== job 6366 ==
==> flow/design.v (excerpt) <==
module top(input clk, rst_raw, up, left, right, down, 
           input [15:0]switches, output dp,a,b,c,d,e,f,g, output [3:0]anode,
           output load_done, output reg fsm_done);
Settings: LEC_CHECK=0, ABC_AREA=1, CAP_MARGIN=25, CORE_ASPECT_RATIO=1.42, CORE_MARGIN=2, CORE_UTILIZATION=50, CTS_CLUSTER_DIAMETER=221, GPL_ROUTABILITY_DRIVEN=0, HOLD_SLACK_MARGIN=0.15, MAX_ROUTING_LAYER=met4, MIN_ROUTING_LAYER=met2, PLACE_DENSITY_LB_ADDON=0.16, SETUP_SLACK_MARGIN=1.44, SLEW_MARGIN=40; clock period 7.52 ns.
run.sh (not shown) runs the stock make flow with config.mk's settings and CLKGATE_MAP_FILE=.
Looking at the reports, job 6366 completed the entire flow and the layout it produced met the timing, DRC and antenna checks.
Inputs modified between job 6366 and job 1205:
# job 6366
export LEC_CHECK = 0
export ABC_AREA = 1
export CAP_MARGIN = 25
export CORE_ASPECT_RATIO = 1.42
export CORE_MARGIN = 2
export CORE_UTILIZATION = 50
export CTS_CLUSTER_DIAMETER = 221
export GPL_ROUTABILITY_DRIVEN = 0
export HOLD_SLACK_MARGIN = 0.15
export MAX_ROUTING_LAYER = met4
export MIN_ROUTING_LAYER = met2
export PLACE_DENSITY_LB_ADDON = 0.16
export SETUP_SLACK_MARGIN = 1.44
export SLEW_MARGIN = 40
create_clock -name core_clock -period 7.52 [get_ports {clk}]
# job 1205
export LEC_CHECK = 0
export CAP_MARGIN = 0
export CELL_PAD_IN_SITES_GLOBAL_PLACEMENT = 2
export CORE_MARGIN = 8
export CORE_UTILIZATION = 40
export GPL_ROUTABILITY_DRIVEN = 0
export MAX_ROUTING_LAYER = met4
export MIN_ROUTING_LAYER = met2
export SLEW_MARGIN = 20
create_clock -name core_clock -period 10.0 [get_ports {clk}]
Notes after the runs:
- Looking at cell count after synthesis, job 1205 sits 14% lower than job 6366 does.
- Against job 6366, wire length in job 1205 rose by a little under 10%.
- Job 1205 vs job 6366 — final HPWL from detailed placement rose about 6%.
- Job 1205 -> job 6366: quantity of I/O buffers inserted on ports delta 0, exact match
- From job 6366 to job 1205 the numbers moved as follows: worst voltage drop across the vdd grid decreased about 30%; sequential share of layout area went down 1.1 points.
- Going from job 6366 to job 1205, design area +2.7%, die size +about 45%.
- The higher starting density of the core of job 1205 and job 6366 is in job 6366.
- Relative to job 6366, the sequential area share after synthesis of job 1205 is lower by 1.1 points.
- Number of nets at floorplan (job 1205 vs. job 6366) decreases by more than 10%
--- input diff job 1205..job 6509 ---
# job 1205
export LEC_CHECK = 0
export CAP_MARGIN = 0
export CELL_PAD_IN_SITES_GLOBAL_PLACEMENT = 2
export CORE_MARGIN = 8
export CORE_UTILIZATION = 40
export GPL_ROUTABILITY_DRIVEN = 0
export MAX_ROUTING_LAYER = met4
export MIN_ROUTING_LAYER = met2
export SLEW_MARGIN = 20
create_clock -name core_clock -period 10.0 [get_ports {clk}]
# job 6509
export LEC_CHECK = 0
export CAP_MARGIN = 20
export CORE_MARGIN = 2
export CORE_UTILIZATION = 40
export SLEW_MARGIN = 20
create_clock -name core_clock -period 4.25 [get_ports {clk}]
==> comparison <==
- Job 6509 reports a lower proportion of final cell area spent on non-clock buffers than job 1205 does.
- Minimum setup slack after placement, job 6509 and job 1205, lower one = job 6509.
- Taking job 1205 as the reference, in job 6509 maximum vdd ir drop up about 200%, number of cells on the critical path shows no meaningful change, met2 usage shows a reduction of 0.25 points.
Modified inputs, job 9442 compared to job 6509
# job 6509
export LEC_CHECK = 0
export CAP_MARGIN = 20
export CORE_MARGIN = 2
export CORE_UTILIZATION = 40
export SLEW_MARGIN = 20
create_clock -name core_clock -period 4.25 [get_ports {clk}]
# job 9442
export LEC_CHECK = 0
export CAP_MARGIN = 20
export CELL_PAD_IN_SITES_DETAIL_PLACEMENT = 1
export CELL_PAD_IN_SITES_GLOBAL_PLACEMENT = 2
export CORE_MARGIN = 2
export CORE_UTILIZATION = 40
export SLEW_MARGIN = 20
create_clock -name core_clock -period 10.0 [get_ports {clk}]
Findings:
Against job 6509, job 9442 reports a share of total power in combinational logic that is lower.
Part of the total power dissipated in the clock network in job 9442 vs job 6509: up 1.9 points
Job 9442 reports its launch point of the critical path as up while job 6509 reports down.
Worst hold path depth | job 9442 below job 6509
Job 9442 -> job 6509: placed standard-cell area flat
Diff job 6509..job 9442 | logic depth of the worst path, buffers included | unchanged
Per the comparison of job 9442 with job 6509, area of all placed cells without fillers rose about 1%; total clock network power now smaller; number of signal-net buffers in the layout rose by 2.7%; sequential share of layout area fell by 0.39 points.
Inputs modified between job 9442 and job 9868:
# job 9442
export LEC_CHECK = 0
export CAP_MARGIN = 20
export CELL_PAD_IN_SITES_DETAIL_PLACEMENT = 1
export CELL_PAD_IN_SITES_GLOBAL_PLACEMENT = 2
export CORE_MARGIN = 2
export CORE_UTILIZATION = 40
export SLEW_MARGIN = 20
create_clock -name core_clock -period 10.0 [get_ports {clk}]
# job 9868
export LEC_CHECK = 0
export CAP_MARGIN = 10
export CELL_PAD_IN_SITES_GLOBAL_PLACEMENT = 2
export CORE_ASPECT_RATIO = 0.95
export CORE_MARGIN = 8
export CORE_UTILIZATION = 34
export GPL_ROUTABILITY_DRIVEN = 1
export MAX_ROUTING_LAYER = met4
export MIN_ROUTING_LAYER = met1
export SETUP_SLACK_MARGIN = 2.97
export SLEW_MARGIN = 25
export TNS_END_PERCENT = 45
create_clock -name core_clock -period 10.0 [get_ports {clk}]
Results
Of job 9868 and job 9442, the lower area overhead of the layout relative to synthesis belongs to job 9442. Summary of job 9868 over job 9442: standard cell area after detailed placement saw an increase, worst slack on hold paths saw a decrease, utilization after layout saw a decrease, power share of the combinational group saw an increase. [compare] base=job 9442 new=job 9868: clock-cell share of area was more or less identical; placer's final routability congestion estimate decreased 0.0090.

========
Starting RTL as in the previous note.
Settings: LEC_CHECK=0, CAP_MARGIN=20, CORE_MARGIN=2, CORE_UTILIZATION=72, CTS_CLUSTER_DIAMETER=311, CTS_CLUSTER_SIZE=10, SETUP_SLACK_MARGIN=0.55, SLEW_MARGIN=20; clock period 1.94 ns.
The baseline did not get past clock tree synthesis, error DPL-0038.
Change:
Settings changed: CAP_MARGIN 20 to 0, CTS_CLUSTER_DIAMETER 311 to unset, CTS_CLUSTER_SIZE 10 to 19, SETUP_SLACK_MARGIN 0.55 to unset.
Clock period 1.94 ns to 2.36 ns, I/O delays scaled along.
With this change the flow produced a layout that fails on negative setup slack.
Synthesized cell count is unchanged.
Area after synthesis stays the same.
Die area stays the same.
Change:
Settings changed: CAP_MARGIN 0 to 40, CORE_UTILIZATION 72 to 71.
After rerunning:
- The new run went through all stages and came out clean
- total power went up by 2.3%
- design area climbs by 0.96%
- area after synthesis stays the same
- wire length came out higher by 0.96%
Change:
Settings changed: CAP_MARGIN 40 to 20, CORE_UTILIZATION 71 to 72, CTS_CLUSTER_SIZE 19 to 21.
Clock period 2.36 ns to 2.43 ns, I/O delays scaled along.
What happened: The new run completed, yet does not pass: negative setup slack. Via count came out lower by about 1.1%. Power came out lower by about 7%. Maximum frequency came out lower by 5.0%. Cell count came out lower by about 1.1%. Area after synthesis does not change. Routed wire length came out lower by 0.83%. Core utilization came out lower by 1.1 points. Design area came out lower by 2.0%. Clock power came out lower by about 18%. Combinational power came out lower by 4.9%. Worst setup slack got worse by 0.053 ns.

========
Starting RTL as in the previous note.
make LEC_CHECK=0 ABC_AREA=1 CAP_MARGIN=20 CORE_MARGIN=2 CORE_UTILIZATION=72 CTS_CLUSTER_DIAMETER=224 CTS_CLUSTER_SIZE=14 GPL_ROUTABILITY_DRIVEN=1 MAX_ROUTING_LAYER=met4 MIN_ROUTING_LAYER=met1 PLACE_DENSITY_LB_ADDON=0.16 SETUP_SLACK_MARGIN=0.62 SLEW_MARGIN=40 finish   # period 2.39 ns
The first run never finished: it broke off in global routing (5_1_grt).
Change:
Settings changed: GPL_ROUTABILITY_DRIVEN 1 to 0, HOLD_SLACK_MARGIN set to 0.29, MAX_ROUTING_LAYER met4 to not set, SETUP_SLACK_MARGIN 0.62 to 0.3.
Clock period 2.39 ns to 2.38 ns, I/O delays scaled along.
The new run finished with timing, DRC and antenna clean.
Synthesized cell count does not change.
Area after synthesis is unchanged.
Die area is unchanged.
Change:
Settings changed: ABC_AREA 1 to not set, HOLD_SLACK_MARGIN 0.29 to not set, SETUP_SLACK_MARGIN 0.3 to not set.
Clock period 2.38 ns to 3.03 ns, I/O delays scaled along.
Effect:
- The new run completed without violations
- register-to-register slack is better by 230 ps
- worst setup slack gets better by 210 ps
- total power is lower by 27%
Change:
Settings changed: ABC_AREA set to 1, CTS_CLUSTER_DIAMETER 224 to not set, CTS_CLUSTER_SIZE 14 to 15, GPL_ROUTABILITY_DRIVEN 0 to not set, MIN_ROUTING_LAYER met1 to not set, SETUP_SLACK_MARGIN set to 0.36, SLEW_MARGIN 40 to 20.
Clock period 3.03 ns to 2.55 ns, I/O delays scaled along.
Result:
- The changed run finished clean
- wire length went up by roughly a tenth
- cell count went up by about a fifth
- global-route usage went up by 1.2 points
- synthesized area went down by a few percent
- cell area went up slightly
- die area went down by a few percent
- synthesized cell count went up by about a fifth
- flip-flop count stays the same

========
Setup of main:
Starting RTL as in the previous note.
==> flow/config.mk <==
export PLATFORM = sky130hd
export DESIGN_NAME = top
export DESIGN_NICKNAME = top
export VERILOG_FILES = /design/flow/design.v
export SDC_FILE = /design/flow/constraint.sdc
export NUM_CORES = 4
export LEC_CHECK = 0
export CAP_MARGIN = 0
export CELL_PAD_IN_SITES_GLOBAL_PLACEMENT = 2
export CORE_ASPECT_RATIO = 0.95
export CORE_MARGIN = 8
export CORE_UTILIZATION = 40
export GPL_ROUTABILITY_DRIVEN = 0
export MAX_ROUTING_LAYER = met5
export MIN_ROUTING_LAYER = met2
export SLEW_MARGIN = 20
==> flow/constraint.sdc <==
create_clock -name core_clock -period 10.0 [get_ports {clk}]
set_input_delay 2.0000 -clock core_clock [delete_from_list [all_inputs] [get_ports {clk}]]
set_output_delay 2.0000 -clock core_clock [all_outputs]
set_load 0.01 [all_outputs]
main: PASS, flow complete, no timing, DRC or antenna violations
[inputs] the feature branch vs main
Settings: CELL_PAD_IN_SITES_GLOBAL_PLACEMENT removed (was 2); CORE_ASPECT_RATIO removed (was 0.95); GPL_ROUTABILITY_DRIVEN removed (was 0); CAP_MARGIN changed from 0 to 20; MAX_ROUTING_LAYER removed (was met5); CORE_UTILIZATION changed from 40 to 66; CORE_MARGIN changed from 8 to 2; MIN_ROUTING_LAYER removed (was met2); the clock period (ns, I/O delays scaled along) changed from 10.0 to 4.33.
Notes after the runs:
More vias were needed by main than by the feature branch. The portion of the layout cell area used by non-clock buffers of the feature branch and that of main are within noise of each other. Higher clock-cell share of area goes to main over the feature branch. Going from main to the feature branch, number of standard-cell rows in the floorplan shrank by about 20%; worst-case hold slack held steady.

========
== fjord ==
Starting RTL as in the previous note.
clock: 3.21 ns
lec_check: 0
abc_area: 1
cap_margin: 35
cell_pad_in_sites_detail_placement: 1
cell_pad_in_sites_global_placement: 2
core_margin: 2
core_utilization: 40
cts_cluster_size: 65
gpl_timing_driven: 0
place_density_lb_addon: 0.04
slew_margin: 20
fjord finished all stages; the layout is clean.
> inputs changed (fjord -> quartz)
- PLACE_DENSITY_LB_ADDON no longer set, was 0.04
- ABC_AREA no longer set, was 1
- CAP_MARGIN now 20, was 35
- GPL_TIMING_DRIVEN no longer set, was 0
- CELL_PAD_IN_SITES_GLOBAL_PLACEMENT no longer set, was 2
- CELL_PAD_IN_SITES_DETAIL_PLACEMENT no longer set, was 1
- CTS_CLUSTER_SIZE no longer set, was 65
- the clock period (ns, I/O delays scaled along) now 4.46, was 3.21
[summary]
Wire length on met2 down 22% in quartz wrt fjord
Delta (quartz minus fjord): wire length moved down; area share of buffers outside the clock network moved down; logic depth of the worst path, buffers included moved up; register-to-register slack moved up.
| clock distribution power | higher: fjord |
Edits applied to the flow inputs when going from quartz to willow:
- a change of CORE_UTILIZATION from 40 to 64
- a change of the clock period (ns, I/O delays scaled along) from 4.46 to 4.45
Results
quartz has a higher clock buffer count in the final layout than willow. Summary of the comparison: slew at the pin with the worst max-slew slack is lower in willow, relative to quartz. Any difference in synthesized cell count between willow and quartz is small enough to ignore. Against quartz, willow reports a minimum setup slack after placement that is lower. Compared with quartz, willow instantiates a smaller number of standard cells. In the final reports, the cell area of willow is smaller than that of quartz. willow gives less die area than quartz did.

========
Starting RTL as in the previous note.
Settings: LEC_CHECK=0, ABC_AREA=1, CAP_MARGIN=20, CORE_ASPECT_RATIO=0.69, CORE_MARGIN=2, CORE_UTILIZATION=72, CTS_CLUSTER_DIAMETER=400, CTS_CLUSTER_SIZE=100, PLACE_DENSITY_LB_ADDON=0.0, SETUP_SLACK_MARGIN=0.57, SLEW_MARGIN=20, TNS_END_PERCENT=15; clock period 1.94 ns.
The first run did not get past 4_1_cts (DPL-0033).
Rerun with:
- CORE_ASPECT_RATIO: 0.69 -> not set
- CTS_CLUSTER_DIAMETER: 400 -> 311
- SETUP_SLACK_MARGIN: 0.57 -> 0.41
- TNS_END_PERCENT: 15 -> not set
The new run did not get past 4_1_cts.
Synthesized cell count does not change.
Synthesized area is unchanged.
Die area hardly moves.
Rerun with:
- ABC_AREA: 1 -> not set
- CTS_CLUSTER_DIAMETER: 311 -> not set
- CTS_CLUSTER_SIZE: 100 -> 14
- PLACE_DENSITY_LB_ADDON: 0.0 -> not set
- SETUP_SLACK_MARGIN: 0.41 -> 1.5
- clock period: 1.94 -> 6.16 ns (I/O delays scaled with it)
Effect: The changed run completed without violations; synthesized area grows by a few percent; die size grows by a few percent; synthesized cell count shrinks by roughly a tenth.
Rerun with:
- CTS_CLUSTER_SIZE: 14 -> 10
- SETUP_SLACK_MARGIN: 1.5 -> not set
- clock period: 6.16 -> 2.43 ns (I/O delays scaled with it)
=> The changed run finished clean; clock skew shrinks by 0.0060 ns; utilization rose by 5.8 points; wire length grows by 14%; setup slack loses 2.6 ns; non-clock buffer count goes up by 114; hold slack gets worse by 0.015 ns; sequential power came out higher by 150%; synthesized area is unchanged; power went up to 2.7 times its value; die size does not change.
Rerun with:
- CORE_UTILIZATION: 72 -> 71
- CTS_CLUSTER_SIZE: 10 -> 19
- clock period: 2.43 -> 3.39 ns (I/O delays scaled with it)
Worst setup slack gains 0.49 ns; cell area falls by a few percent; final cell count came out lower by a few percent; total power goes down by a quarter to a third; synthesized cell count stays the same; area after synthesis is unchanged; sequential share of layout area came out higher by 2.3 points; sequential power decreases by a quarter to a third.

========
## red
Starting RTL as in the previous note.
// top
module top(input clk, rst_raw, up, left, right, down, 
           input [15:0]switches, output dp,a,b,c,d,e,f,g, output [3:0]anode,
           output load_done, output reg fsm_done);
clock: 3.21 ns
lec_check: 0
abc_area: 1
cap_margin: 35
cell_pad_in_sites_detail_placement: 2
cell_pad_in_sites_global_placement: 1
core_aspect_ratio: 1.5
core_margin: 4
core_utilization: 40
cts_cluster_size: 33
gpl_routability_driven: 1
gpl_timing_driven: 0
min_routing_layer: met2
place_density_lb_addon: 0.04
slew_margin: 20
### red -> blue
Settings: a deleted CELL_PAD_IN_SITES_GLOBAL_PLACEMENT that had been 1; a change of CAP_MARGIN from 35 to 20; a deleted ABC_AREA that had been 1; a change of CORE_MARGIN from 4 to 2; a change of CORE_UTILIZATION from 40 to 36; a deleted GPL_TIMING_DRIVEN that had been 0; a deleted GPL_ROUTABILITY_DRIVEN that had been 1; a deleted MIN_ROUTING_LAYER that had been met2; a deleted CELL_PAD_IN_SITES_DETAIL_PLACEMENT that had been 2; a deleted PLACE_DENSITY_LB_ADDON that had been 0.04; a deleted CORE_ASPECT_RATIO that had been 1.5; a deleted CTS_CLUSTER_SIZE that had been 33; a change of the clock period (ns, I/O delays scaled along) from 3.21 to 4.25.
Notes after the runs:
- Lower setup slack of the worst register-to-register path was reported by red, not blue.
- From red to blue the numbers moved as follows: non-clock buffer count has decreased; flip-flop and latch area has remained practically unchanged.
Power is estimated from default activity; no workload was simulated.
